## run A
==> flow/design.v (excerpt) <==
module ml_demodulator(
    i_clk,
    i_reset,
    i_trig,
    i_y_hat,
    i_r,
    i_rd_rdy,
    o_rd_vld,
    o_llr,
    o_hard_bit
);
input i_clk;
input i_reset;
input i_trig;
input [159:0] i_y_hat;
input [319:0] i_r;
input i_rd_rdy;
output o_rd_vld;
output [7:0] o_llr;
output o_hard_bit;
localparam IDLE = 0;
localparam R44_S = 4'd1;
localparam R33_S = 4'd2;
localparam R34_S = 4'd3;
localparam R22_S = 4'd4;
localparam BUF = 3'd1;
localparam CAL_AB = 3'd2;
localparam OUT = 3'd3;
localparam CAL_CD = 3'd4;
localparam CAL_EF = 3'd5;
localparam CAL_GH = 3'd6;
localparam COMPARE = 3'd7;
integer i, j, k, m, n, p, q;
wire       gclk1, gclk2, gclk3; 
wire [1:0] SQRT   = 2'b1_1;  
wire [39:0] r34, r23, r24, r12, r13, r14;
wire [19:0] r44, r33, r22, r11;
wire [39:0] y4, y3, y2, y1;
reg [9:0] r34_r_r, r24_r_r, r14_r_r, r23_r_r, r13_r_r, r12_r_r, r34_i_r, r24_i_r, r14_i_r, r23_i_r, r13_i_r, r12_i_r;
wire [9:0] r34_r_w, r24_r_w, r14_r_w, r23_r_w, r13_r_w, r12_r_w, r34_i_w, r24_i_w, r14_i_w, r23_i_w, r13_i_w, r12_i_w;
reg [9:0] r44_r_r, r33_r_r, r22_r_r, r11_r_r;
wire [9:0] r44_r_w, r33_r_w, r22_r_w, r11_r_w;
reg [7:0] y1_r_r, y2_r_r, y3_r_r, y4_r_r, y1_i_r, y2_i_r, y3_i_r, y4_i_r;
reg [7:0] y1_r_w, y2_r_w, y3_r_w, y4_r_w, y1_i_w, y2_i_w, y3_i_w, y4_i_w;
wire [8:0] rsmul_o_r, rsmul_o_i;
reg [5:0] rsmul_i_r_r, rsmul_i_r_i;
reg [1:0] rsmul_i_s_r;
reg [3:0] rs_state_r, rs_state_w;
reg [1:0] rs_count_r, rs_count_w;
reg [2:0] state_r, state_w;
reg [1:0] count_r, count_w;
reg [12:0] L_tmp_r[0:3];
reg [12:0] L_tmp_w[0:3];
reg [1:0] j2_path_r[0:3];
reg [1:0] j2_path_w[0:3];
reg [1:0] j1_path_r[0:3];
reg [1:0] j1_path_w[0:3];
reg [9:0] y_tmp_r, y_tmp_i;
reg [9:0] rs1r, rs1i, rs2r, rs2i, rs3r, rs3i, rs4r, rs4i;
reg [9:0] rs_other_r, rs_other_i;
reg signed [11:0] a, b;
reg signed [11:0] c, d;
reg signed [11:0] e[0:3];
reg signed [11:0] f[0:3];
reg signed [11:0] g[0:3];
reg signed [11:0] h[0:3];
reg [11:0] cal_tmp_r, cal_tmp_i;
reg [12:0] L_tmp1;
reg [12:0] L_tmp2;
reg [12:0] L_tmp3[0:3];
reg [12:0] L_tmp4[0:3];
reg [1:0] j3_r, j3_w, j4_r, j4_w, j2_r, j2_w, j1_r, j1_w;
reg [12:0] L_min1_r[0:3];
  ...
Size in the first run: ~7100 cells after synthesis, about 540 flip-flops, roughly 490 I/O pins, roughly 64000 µm² of cells after synthesis.
==> flow/config.mk <==
export PLATFORM = sky130hd
export DESIGN_NAME = ml_demodulator
export DESIGN_NICKNAME = ml_demodulator
export VERILOG_FILES = /design/flow/design.v
export SDC_FILE = /design/flow/constraint.sdc
export NUM_CORES = 4
export LEC_CHECK = 0
export CAP_MARGIN = 15
export CORE_MARGIN = 2
export CORE_UTILIZATION = 72
export CTS_CLUSTER_DIAMETER = 334
export CTS_CLUSTER_SIZE = 99
export PLACE_DENSITY = 0.4
export SLEW_MARGIN = 20
==> flow/constraint.sdc <==
create_clock -name core_clock -period 5.65 [get_ports {i_clk}]
set_input_delay 1.1300 -clock core_clock [delete_from_list [all_inputs] [get_ports {i_clk}]]
set_output_delay 1.1300 -clock core_clock [all_outputs]
set_load 0.01 [all_outputs]
run.sh (not shown) runs the stock make flow with config.mk's settings and CLKGATE_MAP_FILE=.
Run A did not finish; the tool stopped in 5_1_grt with error GRT-0116.
What run B does differently from run A at the input level:
Settings: CTS_CLUSTER_SIZE: 99 -> unset; PLACE_DENSITY: 0.4 -> 0.6; CORE_UTILIZATION: 72 -> 44; CAP_MARGIN: 15 -> 20; CTS_CLUSTER_DIAMETER: 334 -> unset; the clock period (ns, I/O delays scaled along): 5.65 -> 10.7.
Results
Run B completed end to end with timing, DRC and antenna clean. For the floorplan utilization, run B came in 28 points lower than run A did. Final weighted congestion in routability-driven placement for run B: about 10% down relative to run A. Per the comparison of run B with run A, chip height has increased; CTS H-tree depth has increased; synthesis area per yosys has remained practically unchanged; placement-stage cell area has decreased. From run A to run B the numbers moved as follows: chip width now sits higher; simple logic cell fraction of the synthesized area now sits at about the same level.

========
ml_demodulator again, from the RTL that the note above started with.
clock: 8.85 ns
lec_check: 0
cap_margin: 20
cell_pad_in_sites_global_placement: 0
core_margin: 3
core_utilization: 70
cts_cluster_size: 41
gpl_routability_driven: 0
max_routing_layer: met4
place_density: 0.58
slew_margin: 20
tns_end_percent: 20
The baseline finished but failed the layout checks on negative setup slack.
Rerun with:
Settings changed: CELL_PAD_IN_SITES_GLOBAL_PLACEMENT 0 to unset, CORE_MARGIN 3 to 2, CORE_UTILIZATION 70 to 72, GPL_ROUTABILITY_DRIVEN 0 to unset, HOLD_SLACK_MARGIN set to -0.08, MAX_ROUTING_LAYER met4 to unset, PLACE_DENSITY 0.58 to unset, SETUP_SLACK_MARGIN set to 2.77, TNS_END_PERCENT 20 to unset.
Clock period 8.85 ns to 9.44 ns, I/O delays scaled along.
What happened:
- The new run finished but failed the layout checks on negative setup slack
- clock-buffer cell count increases by 3
- setup slack gains 0.23 ns
- critical path depth shrinks by 5
- fmax shrinks by 3.6%

========
ml_demodulator again, from the RTL that the note above started with.
clock: 11.0 ns
lec_check: 0
abc_area: 1
cap_margin: 20
core_margin: 8
core_utilization: 21
cts_cluster_diameter: 284
place_density: 0.6
slew_margin: 20
==> next run, changes <==
Settings changed: ABC_AREA 1 to not set, CORE_MARGIN 8 to 2, CORE_UTILIZATION 21 to 72, CTS_CLUSTER_DIAMETER 284 to not set, PLACE_DENSITY 0.6 to not set, SETUP_SLACK_MARGIN set to 2.77.
Clock period 11.0 ns to 9.44 ns, I/O delays scaled along.
The changed run reached the layout checks and failed them: negative setup slack. Non-clock buffer count came out higher by 344. Via count came out lower by 3.6%. Global-route usage came out higher by 33 points. Setup slack loses 1.4 ns. Die area came out lower by 73%.
==> next run, changes <==
Settings changed: CORE_UTILIZATION 72 to 69, CTS_CLUSTER_SIZE set to 43, SETUP_SLACK_MARGIN 2.77 to 2.44.
Clock period 9.44 ns to 8.24 ns, I/O delays scaled along.
=>
- The changed run aborted during global routing (5_1_grt) on ODB-0269
- synthesized area stays the same
- die area rose by about 4.3%
- synthesized cell count stays the same
==> next run, changes <==
Settings changed: CORE_UTILIZATION 69 to 40, CTS_CLUSTER_SIZE 43 to not set, PLACE_DENSITY set to 0.6, SETUP_SLACK_MARGIN 2.44 to not set.
Clock period 8.24 ns to 10.7 ns, I/O delays scaled along.
Result: The new run finished with timing, DRC and antenna clean. Die size is higher by well over a third. Area after synthesis does not change. Synthesized cell count stays the same.
==> next run, changes <==
Settings changed: CORE_UTILIZATION 40 to 66, CTS_CLUSTER_SIZE set to 43, PLACE_DENSITY 0.6 to not set, SETUP_SLACK_MARGIN set to -0.57.
Clock period 10.7 ns to 8.24 ns, I/O delays scaled along.
What happened: With this change the flow ran to the end with violations: negative setup slack; non-clock buffer count came out higher by 968; count of clock-buffer cells in the layout falls by 14; die area drops by 39%; via count goes up by about 15%; final cell count came out higher by 1.6%; global-route usage rose by 19 points; cell area rose by about 11%; setup slack loses 1.9 ns; routed wire length climbs by about 11%.
==> next run, changes <==
Settings changed: CORE_UTILIZATION 66 to 58, CTS_CLUSTER_SIZE 43 to not set, PLACE_DENSITY set to 0.6, SETUP_SLACK_MARGIN -0.57 to not set.
Clock period 8.24 ns to 8.89 ns, I/O delays scaled along.
Result: The new run finished but fails on negative setup slack; count of clock-buffer cells in the layout grows by 9; synthesized area is unchanged; final area is about the same; die size grows by 14%; wire length shrinks by 5.3%; via count shrinks by 5.5%.

========
ml_demodulator again, from the RTL that the note above started with.
clock: 5.7 ns
lec_check: 0
cap_margin: 0
core_margin: 2
core_utilization: 71
cts_cluster_size: 34
place_density: 0.6
slew_margin: 20
The first run died in clock tree synthesis (4_1_cts) on DPL-0033.
Then changed:
- ABC_AREA: unset -> 1
- CAP_MARGIN: 0 -> 20
- CORE_UTILIZATION: 71 -> 21
- CTS_CLUSTER_DIAMETER: unset -> 150
- CTS_CLUSTER_SIZE: 34 -> unset
- clock period: 5.7 -> 11.0 ns (I/O delays scaled with it)
This time the run passed the timing, DRC and antenna checks. Die area rises to 3.6 times its value. Area after synthesis rises by 6.7%. Synthesized cell count rises by 31%.
Then changed:
- ABC_AREA: 1 -> unset
- CORE_UTILIZATION: 21 -> 66
- CTS_CLUSTER_DIAMETER: 150 -> 95
- MAX_ROUTING_LAYER: unset -> met4
- clock period: 11.0 -> 8.9 ns (I/O delays scaled with it)
=> Now the flow reached the layout checks and failed them: setup timing; cell area went up by 2.7%; core utilization rose by 59 points; setup slack loses 1.8 ns; hold slack gets better by 0.0066 ns; sequential share of layout area is lower by 0.46 points; maximum frequency rises by 2.6%.
Then changed:
- CORE_UTILIZATION: 66 -> 64
- CTS_CLUSTER_DIAMETER: 95 -> unset
- MAX_ROUTING_LAYER: met4 -> unset
- PLACE_DENSITY: 0.6 -> unset
- clock period: 8.9 -> 4.57 ns (I/O delays scaled with it)
After rerunning: The changed run stopped in global routing (5_1_grt). Synthesized area is unchanged. Die size went up by 3.1%. Synthesized cell count is unchanged.

========
run 1:
ml_demodulator again, from the RTL that the note above started with.
Settings: LEC_CHECK=0, CAP_MARGIN=0, CORE_MARGIN=2, CORE_UTILIZATION=71, CTS_CLUSTER_DIAMETER=29, CTS_CLUSTER_SIZE=34, HOLD_SLACK_MARGIN=-0.05, PLACE_DENSITY=0.6, SETUP_SLACK_MARGIN=0.69, SLEW_MARGIN=20; clock period 5.7 ns.
The flow ended early for run 1: it failed with a tool error in 4_1_cts.
Edits applied to the flow inputs when going from run 1 to run 2:
Settings: a deleted CTS_CLUSTER_SIZE that had been 34; a deleted SETUP_SLACK_MARGIN that had been 0.69; a deleted CTS_CLUSTER_DIAMETER that had been 29; a change of CAP_MARGIN from 0 to 20; a change of CORE_UTILIZATION from 71 to 16; a deleted HOLD_SLACK_MARGIN that had been -0.05; a change of the clock period (ns, I/O delays scaled along) from 5.7 to 11.8.
Findings:
Global placement routability congestion ended up about 10% lower on run 2 than on run 1.
Horizontal die size delta for run 2 relative to run 1: about 110% higher
Run 2 ran to completion and came out clean on the timing, DRC and antenna checks.
On core outline area, run 2 does worse than run 1.
Relative to run 2, the following input files were edited for run 3:
Settings: an added SETUP_SLACK_MARGIN of -0.54; a change of CORE_UTILIZATION from 16 to 70; a deleted PLACE_DENSITY that had been 0.6; a change of the clock period (ns, I/O delays scaled along) from 11.8 to 9.44.
--- outcome ---
- Overall global routing resource usage is lower on run 2
- Run 3 reports its highest metal layer used by the detailed router as met5 while run 2 reports met4.
- Run 3 finished all stages; layout check result: FAIL, due to negative setup slack.
- Relative to run 2, source-to-sink clock delay at the later pin of the worst-skew pair decreased by 50 ps in run 3.
- Looking at vias per cell across run 3 and run 2, the one that comes out lower is run 2.
- [compare] base=run 2 new=run 3: initial antenna violation count lost 2, cell area lost 810 µm², total wire length after detailed routing lost 3.9%.
What run 4 does differently from run 3 at the input level:
Settings: swapping -0.54 for 1.3 in SETUP_SLACK_MARGIN; putting CTS_CLUSTER_SIZE at 37 where nothing was set; putting CTS_CLUSTER_DIAMETER at 318 where nothing was set; swapping 9.44 for 4.47 in the clock period (ns, I/O delays scaled along).
==> results <==
Tool error GRT-0232 stopped run 4 during 5_1_grt; no final results. Re post-cts repair resize count: run 3 was lower than run 4. Comparing run 3 against run 4, there is no change at all in worst-case clock buffer depth. From run 3 to run 4, simple-gate share of the synthesized area did not move at all. Run 3 -> run 4: synthesized cell count delta 0, exact match. Run 3 -> run 4: total number of clock tree sinks delta 0, exact match. Run 3 → run 4: die size has remained practically unchanged, area after detailed placement climbed about 15%.
The inputs of run 5 differ from those of run 4 as listed below.
Settings: removing CTS_CLUSTER_DIAMETER (formerly 318); changing SETUP_SLACK_MARGIN from 1.3 to 0.72; changing the clock period (ns, I/O delays scaled along) from 4.47 to 4.57.
==> results <==
- The runs compared here, run 4 and run 5, all ended either early or with open violations.
- The log for run 5 ends in 5_1_grt with error GRT-0116, so the run never completed.
- 5_1_grt: run 4 exited with error
- Summary of run 5 over run 4: starting utilization of the core area shows no meaningful change; routability congestion estimate from global placement shows a reduction of 0.0073.
- Diff run 4..run 5 | cell area after technology mapping | unchanged
- On run 5: worst setup timing slack at the placement stage is 180 ps higher than what run 4 gave.
- Post-CTS repair timing setup buffer count ends up lower on run 5.
- H-tree depth reported by CTS ended up 2 higher on run 5 than on run 4.
--- input diff run 5..run 6 ---
Settings: SETUP_SLACK_MARGIN now -0.54, was 0.72; CTS_CLUSTER_SIZE now 41, was 37; HOLD_SLACK_MARGIN now -0.1, previously not set; the clock period (ns, I/O delays scaled along) now 8.51, was 4.57.
Findings:
[flow] run 6 | stages: complete | final checks: fail | reason: max-capacitance violations, max-slew violations, negative setup slack
From run 6 to run 5, die size did not move at all.
Sort run 6 and run 5 by TritonCTS buffer count desc -> top: run 5
Between run 5 and run 6, the number of buffers inserted by port buffering figures differ only marginally.
As far as quantity of hold-fixing buffers added after cts goes, run 6 and run 5 are indistinguishable; the numbers are identical.
The final reports for run 6 and run 5 show final weighted congestion in routability-driven placement lower in the former.
Run 6 vs run 5 — instance area after placement dropped by a little under 10%
Compared with run 5, total setup buffers inserted after CTS in run 6 increased by more than 100%.

========
== build 22 ==
ml_demodulator again, from the RTL that the note above started with.
Settings: LEC_CHECK=0, CAP_MARGIN=20, CORE_MARGIN=2, CORE_UTILIZATION=69, CTS_CLUSTER_DIAMETER=34, CTS_CLUSTER_SIZE=43, SETUP_SLACK_MARGIN=2.46, SLEW_MARGIN=20; clock period 8.24 ns.
FAIL build 22 @ 5_1_grt: tool exited with error
Setup changes, build 22 to build 36
Settings: CTS_CLUSTER_DIAMETER removed (was 34); HOLD_SLACK_MARGIN newly set to 0.3; MAX_ROUTING_LAYER newly set to met4; SETUP_SLACK_MARGIN changed from 2.46 to -0.57.
Findings:
What the final checks of build 36 revealed, after a flow that finished every stage, was a layout that fails on negative setup slack. Taking build 22 as the reference, in build 36 number of hold buffers added after cts barely changed; die outline width barely changed; pre-CTS worst setup slack climbed 300 ps; share of the core filled by cells before placement barely changed. Of build 36 and build 22, it is build 36 that has the lower total CTS buffers. Going from build 22 to build 36, the half-perimeter wire length of the detailed placement result was found to have gone down by 1.5%. | final weighted congestion in routability-driven placement | build 36 vs build 22 | 0.54% lower |. Build 36 -> build 22: number of sinks on the clock net delta 0, exact match. Compared to build 22, build 36 has count of placed standard cells including taps 49 lower. On build 36: placed standard-cell area is 380 um^2 lower than what build 22 gave. The higher total of cells resized after clock tree synthesis came out of build 22.
> inputs changed (build 36 -> build 71)
Settings: changing CORE_UTILIZATION from 69 to 72; changing HOLD_SLACK_MARGIN from 0.3 to -0.1.
[summary]
Build 71 did not finish; a tool error ended it in 5_1_grt. Build 71 against build 36: synthesized cell count barely changed, total die size lost about 4%, floorplan core area dropped 3.9%.
diff inputs: build 71 => build 28
Settings: HOLD_SLACK_MARGIN no longer set, was -0.1; PLACE_DENSITY_LB_ADDON now 0.04, previously not set; CTS_CLUSTER_SIZE no longer set, was 43; SETUP_SLACK_MARGIN now 2.77, was -0.57; the clock period (ns, I/O delays scaled along) now 9.97, was 8.24.
Findings:
Among build 71 and build 28, the run that stopped before the end is build 71, and it is the only one.
Build 71 failed in 5_1_grt with GRT-0183.
Build 28 -> build 71: cell row count delta 0, exact match
Relative to build 71, the HPWL after detailed placement measured on build 28 has decreased by more than 10%.
Comparing build 71 against build 28, there is no change at all in number of port buffers.
On number of H-tree branching levels, the higher figure sits with build 28, not build 71.
Note that the placement-stage cell area recorded for build 28 amounts to 0.919 times the value seen in build 71.
Compared with build 71, build 28 shows a higher number of buffers added for setup after CTS.
